run 1:
// ALU
module ALU(
    input logic CLK,
    input logic RST,
    input logic ACT,
    input logic[3:0]  OP,
    input logic[1:0]  MOVI,
    input logic[31:0] REG_A,
    input logic[31:0] REG_B,
    input logic[31:0] MEM,
    input logic[31:0] IMM,
    output logic[31:0] DATA,
    output logic       RDY,
    output logic       VLD
);
For scale: roughly 98 flip-flops, about 44,000 sq um of cells after synthesis.
Settings: LEC_CHECK=0, CAP_MARGIN=20, CORE_MARGIN=2, CORE_UTILIZATION=64, CTS_CLUSTER_DIAMETER=287, PLACE_DENSITY=0.35, SLEW_MARGIN=20, TNS_END_PERCENT=5; clock period 9.11 ns.
run.sh (not shown) runs the stock make flow with config.mk's settings and CLKGATE_MAP_FILE=.
The layout from run 1, despite a flow that completed every stage, fails the layout checks, with the failing checks listed as setup timing.
#### Input delta (run 2 over run 1)
# run 1
export LEC_CHECK = 0
export CAP_MARGIN = 20
export CORE_MARGIN = 2
export CORE_UTILIZATION = 64
export CTS_CLUSTER_DIAMETER = 287
export PLACE_DENSITY = 0.35
export SLEW_MARGIN = 20
export TNS_END_PERCENT = 5
create_clock -name core_clock -period 9.11 [get_ports {CLK}]
# run 2
export LEC_CHECK = 0
export CAP_MARGIN = 20
export CORE_MARGIN = 2
export CORE_UTILIZATION = 57
export SETUP_SLACK_MARGIN = 0.72
export SLEW_MARGIN = 20
create_clock -name core_clock -period 6.13 [get_ports {CLK}]
Notes after the runs:
- Of run 1 and run 2, none finishes clean.
- Run 1: all stages done; final checks FAILED (setup timing).
- Final cell count of run 2 exceeds that of run 1 by a few percent.
- Delta(via count, run 2 - run 1) < 0
- Run 2 vs. run 1: fill cell total of the finished layout has increased; sequential share of layout area has decreased; worst slack at placement has decreased; area of the multi-input gates has increased.
- Instance area after placement: run 2 vs run 1 up 1900 sq um
- Final antenna diode count down 4 in run 2 wrt run 1
Inputs modified between run 2 and run 3:
# run 2
export LEC_CHECK = 0
export CAP_MARGIN = 20
export CORE_MARGIN = 2
export CORE_UTILIZATION = 57
export SETUP_SLACK_MARGIN = 0.72
export SLEW_MARGIN = 20
create_clock -name core_clock -period 6.13 [get_ports {CLK}]
# run 3
export LEC_CHECK = 0
export CAP_MARGIN = 20
export CORE_MARGIN = 2
export CORE_UTILIZATION = 40
export CTS_CLUSTER_SIZE = 13
export SETUP_SLACK_MARGIN = -0.92
export SLEW_MARGIN = 20
export TNS_END_PERCENT = 5
create_clock -name core_clock -period 10.5 [get_ports {CLK}]
## What came out
The final report for run 3 shows a completed flow and a layout that fails verification, specifically setup timing.
From run 2 to run 3 the numbers moved as follows: post-CTS repair timing setup buffer count went down by 49, filler cell count in the final layout went up by about 90%.
Run 3 vs. run 2: detailed-routing wirelength on met1 went up by 13%.
Run 3 reports its launching instance or port of the critical path as MEM[9] while run 2 reports MOVI[0].
Core utilization: run 3 lower than run 2
Cmp run 2 and run 3 / final weighted congestion in routability-driven placement / higher: run 2
In the metrics for run 2 and run 3, the one carrying the higher design area is run 2.
Per the comparison of run 3 with run 2, sequential share of layout area now larger.
Summary — worst hold slack, run 3 relative to run 2: lower, by 0.069 ns.
For run 4, these inputs were changed with respect to run 3:
# run 3
export LEC_CHECK = 0
export CAP_MARGIN = 20
export CORE_MARGIN = 2
export CORE_UTILIZATION = 40
export CTS_CLUSTER_SIZE = 13
export SETUP_SLACK_MARGIN = -0.92
export SLEW_MARGIN = 20
export TNS_END_PERCENT = 5
create_clock -name core_clock -period 10.5 [get_ports {CLK}]
# run 4
export LEC_CHECK = 0
export ABC_AREA = 1
export CAP_MARGIN = 20
export CORE_ASPECT_RATIO = 1.76
export CORE_MARGIN = 2
export CORE_UTILIZATION = 58
export CTS_CLUSTER_DIAMETER = 153
export CTS_CLUSTER_SIZE = 98
export PLACE_DENSITY = 0.43
export SLEW_MARGIN = 20
export TNS_END_PERCENT = 5
create_clock -name core_clock -period 10.5 [get_ports {CLK}]
[summary]
Summary of run 3 and run 4: one run falls short of a clean finish, namely run 3.
Final checks on run 3, whose flow otherwise completed, came back failing, citing setup timing.
From run 3 to run 4 the numbers moved as follows: remaining max-slew budget at the tightest pin shows a reduction of 17 points, sequential share of layout area flat, routed wire length rose by 13%.
Taking run 3 as the reference, in run 4 placed instance count +about 12%, floorplan die area shows a reduction of about 25%, non-clock buffer count down about 40%.
Run 3 → run 4: instance count on the critical path went down, smallest setup slack after layout increased 0.49 ns, met1 layer wirelength in the final routing decreased by 12,000 um relative to the old numbers.
#### Input delta (run 5 over run 4)
# run 4
export LEC_CHECK = 0
export ABC_AREA = 1
export CAP_MARGIN = 20
export CORE_ASPECT_RATIO = 1.76
export CORE_MARGIN = 2
export CORE_UTILIZATION = 58
export CTS_CLUSTER_DIAMETER = 153
export CTS_CLUSTER_SIZE = 98
export PLACE_DENSITY = 0.43
export SLEW_MARGIN = 20
export TNS_END_PERCENT = 5
create_clock -name core_clock -period 10.5 [get_ports {CLK}]
# run 5
export LEC_CHECK = 0
export CAP_MARGIN = 20
export CORE_MARGIN = 2
export CORE_UTILIZATION = 40
export SLEW_MARGIN = 20
create_clock -name core_clock -period 10.5 [get_ports {CLK}]
- Going from run 4 to run 5, wire length -12%, cell count -9.8%.
- Actual transition at the worst max-transition pin: run 5 vs run 4 down 0.29 ns
- Final cycle utilization of the critical path, run 5 and run 4: higher on run 5
#### Input delta (run 6 over run 5)
# run 5
export LEC_CHECK = 0
export CAP_MARGIN = 20
export CORE_MARGIN = 2
export CORE_UTILIZATION = 40
export SLEW_MARGIN = 20
create_clock -name core_clock -period 10.5 [get_ports {CLK}]
# run 6
export LEC_CHECK = 0
export ABC_AREA = 1
export CAP_MARGIN = 20
export CELL_PAD_IN_SITES_DETAIL_PLACEMENT = 1
export CELL_PAD_IN_SITES_GLOBAL_PLACEMENT = 3
export CORE_ASPECT_RATIO = 0.67
export CORE_MARGIN = 2
export CORE_UTILIZATION = 58
export CTS_CLUSTER_DIAMETER = 136
export CTS_CLUSTER_SIZE = 25
export GPL_ROUTABILITY_DRIVEN = 0
export HOLD_SLACK_MARGIN = 0.29
export SETUP_SLACK_MARGIN = 3.09
export SLEW_MARGIN = 20
export TNS_END_PERCENT = 90
create_clock -name core_clock -period 10.5 [get_ports {CLK}]
Results
- Run status, run 6: aborted in 3_1_place_gp_skip_io, error GPL-0301
- Of run 6 and run 5, run 5 shows the higher post-synthesis xor/xnor area fraction, with run 6 below it.
- In the tables for run 6 and run 5, area of the mapped netlist reads lower with run 5.
- Diff run 5 -> run 6: horizontal die size rose by about 5.6%, total cell area reported by yosys after synthesis rose by 3700 sq um, net count after synthesis rose by about 20%.
- Re synthesized cell count: run 6 and run 5 aren't equal, and the higher value belongs to run 6.
